## build 63
==> flow/design.v (excerpt) <==
module Buzzer #(parameter isSim = 1,parameter isAHB = 0) (input wire clk,rst_n,
              output wire[31:0] BDMAC_RDATA,
              output wire       BDMAC_READYOUT,
              output wire[1:0]  BDMAC_RESP,
              input wire        BDMAC_SEL,
			  input wire        BDMAC_READY,
              input wire[31:0]  BDMAC_ADDR,
              input wire[1:0]   BDMAC_TRANS,
              input wire        BDMAC_WRITE,
              input wire[31:0]  BDMAC_WDATA,
              output wire[31:0] SBDMA_HADDR,
              output wire[1:0]  SBDMA_HTRANS,
              output wire       SBDMA_HWRITE,
              input wire[31:0]  SBDMA_HRDATA,
              input wire        SBDMA_HREADY,
              output wire[31:0] BBDMA_HADDR,
              output wire[1:0]  BBDMA_HTRANS,
              output wire       BBDMA_HWRITE,
              input wire[31:0]  BBDMA_HRDATA,
              input wire        BBDMA_HREADY,
              output wire PWM);
For scale: ~2,300 cells after synthesis, about 240 I/O pins.
==> flow/config.mk <==
export PLATFORM = sky130hd
export DESIGN_NAME = Buzzer
export DESIGN_NICKNAME = Buzzer
export VERILOG_FILES = /design/flow/design.v
export SDC_FILE = /design/flow/constraint.sdc
export NUM_CORES = 4
export LEC_CHECK = 0
export CAP_MARGIN = 20
export CORE_MARGIN = 2
export CORE_UTILIZATION = 58
export SETUP_SLACK_MARGIN = 1.25
export SLEW_MARGIN = 20
==> flow/constraint.sdc <==
create_clock -name core_clock -period 6.61 [get_ports {clk}]
set_input_delay 1.3220 -clock core_clock [delete_from_list [all_inputs] [get_ports {clk}]]
set_output_delay 1.3220 -clock core_clock [all_outputs]
set_load 0.01 [all_outputs]
run.sh (not shown) runs the stock make flow with config.mk's settings and CLKGATE_MAP_FILE=.
> inputs changed (build 63 -> build 27)
- CORE_UTILIZATION changed from 58 to 68
- CTS_CLUSTER_DIAMETER newly set to 52
- the clock period (ns, I/O delays scaled along) changed from 6.61 to 9.69
## What came out
The run showing the smaller wire length of the first global-routing pass is build 63. Per the comparison of build 27 with build 63, signed area change from the synthesized netlist to the final layout now sits lower, leakage power of the design was more or less identical, power saw a decrease, violation count after the first detailed-routing iteration moved up. Compared with build 63, in build 27 global-route usage went up; clock network area share essentially unchanged; filler-free cell count of the finished design saw a decrease. Comparing build 63 with build 27, the final non-filler cell area came out essentially unchanged.
Edits applied to the flow inputs when going from build 27 to build 71:
- CTS_CLUSTER_DIAMETER no longer set, was 52
- CORE_UTILIZATION now 56, was 68
- SETUP_SLACK_MARGIN no longer set, was 1.25
- the clock period (ns, I/O delays scaled along) now 4.61, was 9.69
All of build 71 and build 27 finish clean.
Comparing build 71 and build 27, the lower site row count was measured on build 27.
Global-route wire length before repair delta (build 71 − build 27): favourable
Met3 capacity usage during global routing: build 71 vs build 27 down 0.17 points
Global-route usage in build 71 is 6.2 points below build 27.
Relative to build 27, routed length on met3 has decreased by 770 µm in build 71.
### build 71 -> build 65
- a change of CORE_UTILIZATION from 56 to 59
- a change of the clock period (ns, I/O delays scaled along) from 4.61 to 4.76
==> comparison <==
Going from build 71 to build 65, via count of the first global-routing pass +219, final area closely matched the old numbers, combinational fraction of the cell area ~0 delta. Compared to build 71, build 65 has width of the die about 2.5% lower. The count of antenna diodes in the layout of build 65 is higher than that of build 71.

---

Buzzer again, from the RTL that the note above started with.
Settings: LEC_CHECK=0, CAP_MARGIN=20, CELL_PAD_IN_SITES_DETAIL_PLACEMENT=2, CORE_ASPECT_RATIO=1.2, CORE_MARGIN=2, CORE_UTILIZATION=61, CTS_CLUSTER_DIAMETER=239, GPL_ROUTABILITY_DRIVEN=1, GPL_TIMING_DRIVEN=0, HOLD_SLACK_MARGIN=0.3, MIN_ROUTING_LAYER=met2, PLACE_DENSITY=0.82, SLEW_MARGIN=5; clock period 5.18 ns.
The starting point failed in detailed placement (3_5_place_dp) (DPL-0033).
Change:
--- a/flow/config.mk
+++ b/flow/config.mk
@@ -8,3 +8,3 @@
 export CAP_MARGIN = 20
-export CELL_PAD_IN_SITES_DETAIL_PLACEMENT = 2
+export CELL_PAD_IN_SITES_DETAIL_PLACEMENT = 1
 export CORE_ASPECT_RATIO = 1.2
@@ -12,6 +12,7 @@
 export CORE_UTILIZATION = 61
-export CTS_CLUSTER_DIAMETER = 239
+export CTS_CLUSTER_DIAMETER = 207
+export CTS_CLUSTER_SIZE = 45
 export GPL_ROUTABILITY_DRIVEN = 1
 export GPL_TIMING_DRIVEN = 0
-export HOLD_SLACK_MARGIN = 0.3
+export HOLD_SLACK_MARGIN = -0.01
 export MIN_ROUTING_LAYER = met2
==> flow/constraint.sdc (replaced) <==
create_clock -name core_clock -period 2.88 [get_ports {clk}]
set_input_delay 0.5760 -clock core_clock [delete_from_list [all_inputs] [get_ports {clk}]]
set_output_delay 0.5760 -clock core_clock [all_outputs]
set_load 0.01 [all_outputs]
Effect:
- Now the flow never finished: it broke off in clock tree synthesis (4_1_cts) (DPL-0033)
- die area stays the same
- synthesized cell count is unchanged
- synthesized area stays the same
Change:
==> flow/config.mk (replaced) <==
export PLATFORM = sky130hd
export DESIGN_NAME = Buzzer
export DESIGN_NICKNAME = Buzzer
export VERILOG_FILES = /design/flow/design.v
export SDC_FILE = /design/flow/constraint.sdc
export NUM_CORES = 4
export LEC_CHECK = 0
export CAP_MARGIN = 20
export CORE_MARGIN = 2
export CORE_UTILIZATION = 66
export CTS_CLUSTER_SIZE = 42
export SLEW_MARGIN = 20
==> flow/constraint.sdc (replaced) <==
create_clock -name core_clock -period 3.3 [get_ports {clk}]
set_input_delay 0.6600 -clock core_clock [delete_from_list [all_inputs] [get_ports {clk}]]
set_output_delay 0.6600 -clock core_clock [all_outputs]
set_load 0.01 [all_outputs]
Effect: This time the run reached the layout checks and failed them: setup timing; synthesized area is unchanged; die area shrinks by 7.4%; synthesized cell count does not change.
Power and IR drop assume default switching activity.
